== build 61 ==
// ALU_16_bit
module ALU_16_bit(
input wire [15:0] A,
input wire [15:0] B,
input wire [3:0] ALU_FUN,
input wire clk,
output reg [15:0] ALU_OUT,
output reg Carry_Flag,
output reg Arith_Flag,
output reg Logic_Flag,
output reg CMP_Flag,
output reg Shift_Flag
);
reg [15:0] ALU_OUT_Comb;
always @ (*)
 begin
  Arith_Flag = 0;
  Logic_Flag = 0;
  CMP_Flag = 0;
  Shift_Flag = 0;
  Carry_Flag = 0;
  case (ALU_FUN)
    4'b0000: begin
	          {Carry_Flag, ALU_OUT_Comb} = A + B;
	          Arith_Flag = 1; 
			 end
	4'b0001: begin 
	          {Carry_Flag, ALU_OUT_Comb} = A - B;
	          Arith_Flag = 1;
 			 end
	4'b0010: begin 
	          ALU_OUT_Comb = A * B;
	          Arith_Flag = 1; 
			 end
	4'b0011: begin
	          if (B != 16'b0)
	           begin
			    ALU_OUT_Comb = A / B;
				Arith_Flag = 1;
			   end
			  else
			   begin
			    ALU_OUT_Comb = 16'b0;
				Arith_Flag = 1;
			   end
			 end
	4'b0100: begin 
	          ALU_OUT_Comb = A & B;
	          Logic_Flag = 1; 
			 end
	4'b0101: begin
	          ALU_OUT_Comb = A | B;
	          Logic_Flag = 1;
			 end
	4'b0110: begin 
	          ALU_OUT_Comb = ~ (A & B);
	          Logic_Flag = 1;
			 end
	4'b0111: begin
	          ALU_OUT_Comb = ~ (A | B);
	          Logic_Flag = 1;
			 end
	4'b1000: begin
	          ALU_OUT_Comb = A ^ B;
  ...
Size in the first run: about 2300 cells after synthesis, ~58 I/O pins, about 14000 um2 of cells after synthesis.
make LEC_CHECK=0 ABC_AREA=1 CAP_MARGIN=40 CELL_PAD_IN_SITES_GLOBAL_PLACEMENT=1 CORE_MARGIN=9 CORE_UTILIZATION=59 CTS_CLUSTER_DIAMETER=204 CTS_CLUSTER_SIZE=65 GPL_ROUTABILITY_DRIVEN=0 GPL_TIMING_DRIVEN=0 HOLD_SLACK_MARGIN=0.06 PLACE_DENSITY=0.41 SLEW_MARGIN=10 TNS_END_PERCENT=5 finish   # period 31.0 ns
run.sh (not shown) runs the stock make flow with config.mk's settings and CLKGATE_MAP_FILE=.
Setup changes, build 61 to build 44
# build 61
export LEC_CHECK = 0
export ABC_AREA = 1
export CAP_MARGIN = 40
export CELL_PAD_IN_SITES_GLOBAL_PLACEMENT = 1
export CORE_MARGIN = 9
export CORE_UTILIZATION = 59
export CTS_CLUSTER_DIAMETER = 204
export CTS_CLUSTER_SIZE = 65
export GPL_ROUTABILITY_DRIVEN = 0
export GPL_TIMING_DRIVEN = 0
export HOLD_SLACK_MARGIN = 0.06
export PLACE_DENSITY = 0.41
export SLEW_MARGIN = 10
export TNS_END_PERCENT = 5
create_clock -name core_clock -period 31.0 [get_ports {clk}]
# build 44
export LEC_CHECK = 0
export ABC_AREA = 1
export CAP_MARGIN = 15
export CORE_ASPECT_RATIO = 0.5
export CORE_MARGIN = 2
export CORE_UTILIZATION = 72
export CTS_CLUSTER_DIAMETER = 338
export CTS_CLUSTER_SIZE = 98
export GPL_ROUTABILITY_DRIVEN = 0
export GPL_TIMING_DRIVEN = 0
export PLACE_DENSITY = 0.83
export SLEW_MARGIN = 20
export TNS_END_PERCENT = 15
create_clock -name core_clock -period 31.0 [get_ports {clk}]
[summary]
Going from build 61 to build 44, via count climbed 3.1%, layout filler cell count dropped about 36%, maximum frequency dropped 0.70 MHz, average wire per standard cell dropped 1.2%, placed standard-cell area dropped 220 um2.
Comparing build 61 and build 44, critical path's largest stage delay is lower on build 61.
Route | build 44 vs build 61 | wire shorter in build 44
[inputs] build 17 vs build 44
# build 44
export LEC_CHECK = 0
export ABC_AREA = 1
export CAP_MARGIN = 15
export CORE_ASPECT_RATIO = 0.5
export CORE_MARGIN = 2
export CORE_UTILIZATION = 72
export CTS_CLUSTER_DIAMETER = 338
export CTS_CLUSTER_SIZE = 98
export GPL_ROUTABILITY_DRIVEN = 0
export GPL_TIMING_DRIVEN = 0
export PLACE_DENSITY = 0.83
export SLEW_MARGIN = 20
export TNS_END_PERCENT = 15
create_clock -name core_clock -period 31.0 [get_ports {clk}]
# build 17
export LEC_CHECK = 0
export ABC_AREA = 1
export CAP_MARGIN = 40
export CORE_MARGIN = 9
export CORE_UTILIZATION = 59
export CTS_CLUSTER_DIAMETER = 204
export CTS_CLUSTER_SIZE = 65
export GPL_ROUTABILITY_DRIVEN = 0
export GPL_TIMING_DRIVEN = 0
export PLACE_DENSITY = 0.41
export SLEW_MARGIN = 20
export TNS_END_PERCENT = 5
create_clock -name core_clock -period 31.0 [get_ports {clk}]
--- outcome ---
Build 17 has first-pass GRT wire length above what build 44 had. Run comparison: build 17 startpoint of the most critical setup path B[8]; build 44 startpoint of the most critical setup path B[10]. Per the comparison of build 17 with build 44, global-route usage fell by 11 points, power rose by 0.55%.
Input-level comparison between build 15 and build 17:
# build 17
export LEC_CHECK = 0
export ABC_AREA = 1
export CAP_MARGIN = 40
export CORE_MARGIN = 9
export CORE_UTILIZATION = 59
export CTS_CLUSTER_DIAMETER = 204
export CTS_CLUSTER_SIZE = 65
export GPL_ROUTABILITY_DRIVEN = 0
export GPL_TIMING_DRIVEN = 0
export PLACE_DENSITY = 0.41
export SLEW_MARGIN = 20
export TNS_END_PERCENT = 5
create_clock -name core_clock -period 31.0 [get_ports {clk}]
# build 15
export LEC_CHECK = 0
export ABC_AREA = 1
export CAP_MARGIN = 15
export CORE_MARGIN = 2
export CORE_UTILIZATION = 72
export CTS_CLUSTER_DIAMETER = 338
export CTS_CLUSTER_SIZE = 98
export GPL_ROUTABILITY_DRIVEN = 0
export GPL_TIMING_DRIVEN = 0
export PLACE_DENSITY = 0.86
export SLEW_MARGIN = 20
export TNS_END_PERCENT = 15
create_clock -name core_clock -period 31.0 [get_ports {clk}]
Notes after the runs:
- Build 15 reached the end of the flow, and the finished layout is clean on the timing, DRC and antenna checks.
- From build 17 to build 15 the numbers moved as follows: clock network power share decreased by 0.7 points relative to the old numbers, mean number of vias per cell grew by 6.4%, relative area of non-clock buffer cells in the final design lost 1.5 points, power has decreased.
Here is what was changed in the inputs of build 89 compared with build 15.
# build 15
export LEC_CHECK = 0
export ABC_AREA = 1
export CAP_MARGIN = 15
export CORE_MARGIN = 2
export CORE_UTILIZATION = 72
export CTS_CLUSTER_DIAMETER = 338
export CTS_CLUSTER_SIZE = 98
export GPL_ROUTABILITY_DRIVEN = 0
export GPL_TIMING_DRIVEN = 0
export PLACE_DENSITY = 0.86
export SLEW_MARGIN = 20
export TNS_END_PERCENT = 15
create_clock -name core_clock -period 31.0 [get_ports {clk}]
# build 89
export LEC_CHECK = 0
export ABC_AREA = 1
export CAP_MARGIN = 15
export CORE_MARGIN = 2
export CORE_UTILIZATION = 55
export CTS_CLUSTER_DIAMETER = 338
export CTS_CLUSTER_SIZE = 98
export GPL_ROUTABILITY_DRIVEN = 0
export GPL_TIMING_DRIVEN = 0
export PLACE_DENSITY = 0.6
export SLEW_MARGIN = 20
export TNS_END_PERCENT = 15
create_clock -name core_clock -period 31.0 [get_ports {clk}]
Findings:
Between build 89 and build 15, worst setup slack is lower for build 15, build 89 comes in above that.
Build 89 — vertical die dimension about 14% higher, build 15 as reference
Between build 89 and build 15, via count normalized by instance count is lower for build 89, build 15 comes in above that.

---

Setup of v6:
The RTL this note starts from:
==> flow/design.v <==
module ALU_16_bit(
input wire [15:0] A,
input wire [15:0] B,
input wire [3:0] ALU_FUN,
input wire clk,
output reg [15:0] ALU_OUT,
output reg Carry_Flag,
output reg Arith_Flag,
output reg Logic_Flag,
output reg CMP_Flag,
output reg Shift_Flag
);
reg [15:0] ALU_OUT_Comb;
always @ (*)
 begin
  Arith_Flag = 0;
  Logic_Flag = 0;
  CMP_Flag = 0;
  Shift_Flag = 0;
  Carry_Flag = 0;
  case (ALU_FUN)
    4'b0000: begin
	          {Carry_Flag, ALU_OUT_Comb} = A + B;
	          Arith_Flag = 1; 
			 end
	4'b0001: begin 
	          {Carry_Flag, ALU_OUT_Comb} = A - B;
	          Arith_Flag = 1;
 			 end
	4'b0010: begin 
	          ALU_OUT_Comb = A * B;
	          Arith_Flag = 1; 
			 end
	4'b0011: begin
	          if (B != 16'b0)
	           begin
			    ALU_OUT_Comb = A / B;
				Arith_Flag = 1;
			   end
			  else
			   begin
			    ALU_OUT_Comb = 16'b0;
				Arith_Flag = 1;
			   end
			 end
	4'b0100: begin 
	          ALU_OUT_Comb = A & B;
	          Logic_Flag = 1; 
			 end
	4'b0101: begin
	          ALU_OUT_Comb = A | B;
	          Logic_Flag = 1;
			 end
	4'b0110: begin 
	          ALU_OUT_Comb = ~ (A & B);
	          Logic_Flag = 1;
			 end
	4'b0111: begin
	          ALU_OUT_Comb = ~ (A | B);
	          Logic_Flag = 1;
			 end
	4'b1000: begin
	          ALU_OUT_Comb = A ^ B;
	          Logic_Flag = 1;
			 end
	4'b1001: begin 
	          ALU_OUT_Comb = ~ (A ^ B);
	          Logic_Flag = 1;
			 end
	4'b1010: begin
	          if (A == B)
	           begin
			    ALU_OUT_Comb = 16'b1;
				CMP_Flag = 1;
			   end
			  else
			   begin
			    ALU_OUT_Comb = 16'b0;
				CMP_Flag = 1;
			   end
			 end
	4'b1011: begin
	          if (A > B)
	           begin
			    ALU_OUT_Comb = 16'b10;
				CMP_Flag = 1;
			   end
			  else
			   begin
			    ALU_OUT_Comb = 16'b0;
				CMP_Flag = 1;
			   end
			 end
	4'b1100: begin
	          if (A < B)
	           begin
			    ALU_OUT_Comb = 16'b11;
				CMP_Flag = 1;
			   end
			  else
			   begin
			    ALU_OUT_Comb = 16'b0;
				CMP_Flag = 1;
			   end
			 end
	4'b1101: begin 
	          ALU_OUT_Comb = A >> 1 ;
	          Shift_Flag = 1;
			 end
	4'b1110: begin
           	  ALU_OUT_Comb = A << 1 ;
	          Shift_Flag = 1;
			 end
	default: ALU_OUT_Comb = 16'b0;
  endcase
 end
always @ (posedge clk)
 begin
  ALU_OUT <= ALU_OUT_Comb;
 end 
endmodule
==> flow/config.mk <==
export PLATFORM = sky130hd
export DESIGN_NAME = ALU_16_bit
export DESIGN_NICKNAME = ALU_16_bit
export VERILOG_FILES = /design/flow/design.v
export SDC_FILE = /design/flow/constraint.sdc
export NUM_CORES = 4
export LEC_CHECK = 0
export CAP_MARGIN = 20
export CELL_PAD_IN_SITES_GLOBAL_PLACEMENT = 3
export CORE_ASPECT_RATIO = 0.95
export CORE_MARGIN = 2
export CORE_UTILIZATION = 40
export GPL_TIMING_DRIVEN = 0
export SLEW_MARGIN = 30
export TNS_END_PERCENT = 10
==> flow/constraint.sdc <==
create_clock -name core_clock -period 31.0 [get_ports {clk}]
set_input_delay 6.2000 -clock core_clock [delete_from_list [all_inputs] [get_ports {clk}]]
set_output_delay 6.2000 -clock core_clock [all_outputs]
set_load 0.01 [all_outputs]
v6: no failed stages, no open violations at the end
What v7 does differently from v6 at the input level:
Settings: putting CTS_CLUSTER_SIZE at 99 where nothing was set; putting PLACE_DENSITY at 0.41 where nothing was set; clearing CORE_ASPECT_RATIO, which used to be 0.95; swapping 30 for 20 in SLEW_MARGIN; swapping 10 for 20 in TNS_END_PERCENT; swapping 2 for 9 in CORE_MARGIN; swapping 20 for 40 in CAP_MARGIN; putting ABC_AREA at 1 where nothing was set; putting GPL_ROUTABILITY_DRIVEN at 0 where nothing was set; putting CTS_CLUSTER_DIAMETER at 204 where nothing was set; clearing CELL_PAD_IN_SITES_GLOBAL_PLACEMENT, which used to be 3.
[summary]
- On v7: critical path depth is 50 higher than what v6 gave.
- v6 → v7: multi-input combinational area share now smaller; worst-case headroom to the max-slew limit climbed 15 points; overall power saw a decrease; net count entering floorplan grew by 335.
- Cmp v6 and v7 / internal power component / higher: v6
- Where final area is concerned, v6 is outperformed by v7.
Power is estimated from default activity; no workload was simulated.
